==> flow/design.v (excerpt) <==
module Cfu (
    input               cmd_valid,
    output              cmd_ready,
    input      [9:0]    cmd_payload_function_id,
    input      [31:0]   cmd_payload_inputs_0,
    input      [31:0]   cmd_payload_inputs_1,
    output reg          rsp_valid,
    input               rsp_ready,
    output reg [31:0]   rsp_payload_outputs_0,
    input               reset,
    input               clk
);
make LEC_CHECK=0 CAP_MARGIN=20 CORE_MARGIN=2 CORE_UTILIZATION=68 CTS_CLUSTER_SIZE=31 SLEW_MARGIN=20 finish   # period 8.64 ns
run.sh (not shown) runs the stock make flow with config.mk's settings and CLKGATE_MAP_FILE=.
The baseline finished with negative setup slack left.
Then changed:
- CORE_UTILIZATION: 68 -> 71
- CTS_CLUSTER_SIZE: 31 -> 13
- PLACE_DENSITY_LB_ADDON: not set -> 0.24
- clock period: 8.64 -> 9.9 ns (I/O delays scaled with it)
Outcome: Now the flow aborted during 5_1_grt; die size shrinks by 4.1%; synthesized cell count does not change; synthesized area is unchanged.
Then changed:
- CORE_UTILIZATION: 71 -> 42
- CTS_CLUSTER_SIZE: 13 -> not set
- MAX_ROUTING_LAYER: not set -> met4
- PLACE_DENSITY_LB_ADDON: 0.24 -> not set
- clock period: 9.9 -> 12.0 ns (I/O delays scaled with it)
Outcome: The new run produced a clean layout; synthesized cell count stays the same; die size went up by 67%; synthesized area stays the same.
Then changed:
- CELL_PAD_IN_SITES_DETAIL_PLACEMENT: not set -> 0
- CORE_UTILIZATION: 42 -> 22
- CTS_CLUSTER_SIZE: not set -> 98
- GPL_TIMING_DRIVEN: not set -> 1
- HOLD_SLACK_MARGIN: not set -> 0.23
- MIN_ROUTING_LAYER: not set -> met1
- SLEW_MARGIN: 20 -> 30
First-iteration DRC count falls by 12%.
Design area is higher by about 3.4%.

Cfu again, from the RTL that the note above started with.
// Cfu
module Cfu (
    input               cmd_valid,
    output              cmd_ready,
    input      [9:0]    cmd_payload_function_id,
    input      [31:0]   cmd_payload_inputs_0,
    input      [31:0]   cmd_payload_inputs_1,
    output reg          rsp_valid,
    input               rsp_ready,
    output reg [31:0]   rsp_payload_outputs_0,
    input               reset,
    input               clk
);
Settings: LEC_CHECK=0, ABC_AREA=1, CAP_MARGIN=20, CELL_PAD_IN_SITES_DETAIL_PLACEMENT=2, CORE_MARGIN=2, CORE_UTILIZATION=44, MAX_ROUTING_LAYER=met5, SETUP_SLACK_MARGIN=-0.59, SLEW_MARGIN=20, TNS_END_PERCENT=85; clock period 12.0 ns.
The baseline completed, yet does not pass: setup timing.
Edit:
Settings changed: ABC_AREA 1 to not set, CELL_PAD_IN_SITES_DETAIL_PLACEMENT 2 to not set, CORE_UTILIZATION 44 to 38, CTS_CLUSTER_DIAMETER set to 292, CTS_CLUSTER_SIZE set to 99, MAX_ROUTING_LAYER met5 to not set, PLACE_DENSITY set to 0.56, SETUP_SLACK_MARGIN -0.59 to not set, TNS_END_PERCENT 85 to not set.
This time the run completed with no timing, DRC or antenna violations.
Cell area shrinks by 5.7%.
Die area grows by 6.6%.
Cell count shrinks by about 17%.
Synthesized area shrinks by 7.8%.
Wire length shrinks by about 60%.
Hold slack degrades by 0.013 ns.
Synthesized cell count shrinks by 24%.
Critical path depth shrinks by 10.
Edit:
Settings changed: CAP_MARGIN 20 to 0, CORE_ASPECT_RATIO set to 0.5, CORE_UTILIZATION 38 to 68, PLACE_DENSITY 0.56 to not set, PLACE_DENSITY_LB_ADDON set to 0.3, SETUP_SLACK_MARGIN set to -0.58.
Effect:
- via count came out higher by 5.1%
- cell area goes down by 2.0%
- critical path depth increases by 7
- worst setup slack is worse by 0.15 ns
- worst hold slack barely changes
- routed wire length increases by 3.1%
Edit:
Settings changed: CAP_MARGIN 0 to 20, CORE_ASPECT_RATIO 0.5 to not set, CORE_UTILIZATION 68 to 40, CTS_CLUSTER_DIAMETER 292 to not set, CTS_CLUSTER_SIZE 99 to not set, PLACE_DENSITY_LB_ADDON 0.3 to not set, SETUP_SLACK_MARGIN -0.58 to not set.
What happened:
- The new run finished with timing, DRC and antenna clean
- cell area went up by 1.9%
- critical path depth shrinks by 7
- hold slack gets worse by 0.0040 ns
- worst setup slack improves by 0.24 ns
- global-route usage drops by 14 points
Edit:
Settings changed: CAP_MARGIN 20 to 0, CORE_ASPECT_RATIO set to 0.5, CORE_UTILIZATION 40 to 25, CTS_CLUSTER_DIAMETER set to 292, CTS_CLUSTER_SIZE set to 99, PLACE_DENSITY set to 0.81, SETUP_SLACK_MARGIN set to -0.58.
After rerunning: Count of clock-buffer cells in the layout stays the same; design area is higher by 2.9%; cell count is higher by 15%.
Edit:
Settings changed: CAP_MARGIN 0 to 20, CELL_PAD_IN_SITES_DETAIL_PLACEMENT set to 2, CORE_ASPECT_RATIO 0.5 to not set, CORE_UTILIZATION 25 to 58, CTS_CLUSTER_DIAMETER 292 to not set, CTS_CLUSTER_SIZE 99 to not set, GPL_TIMING_DRIVEN set to 0, HOLD_SLACK_MARGIN set to 0.23, MAX_ROUTING_LAYER set to met5, PLACE_DENSITY 0.81 to not set, SETUP_SLACK_MARGIN -0.58 to not set.
After rerunning: This time the run failed in detailed placement; area after synthesis is unchanged; die size drops by 56%; synthesized cell count does not change.
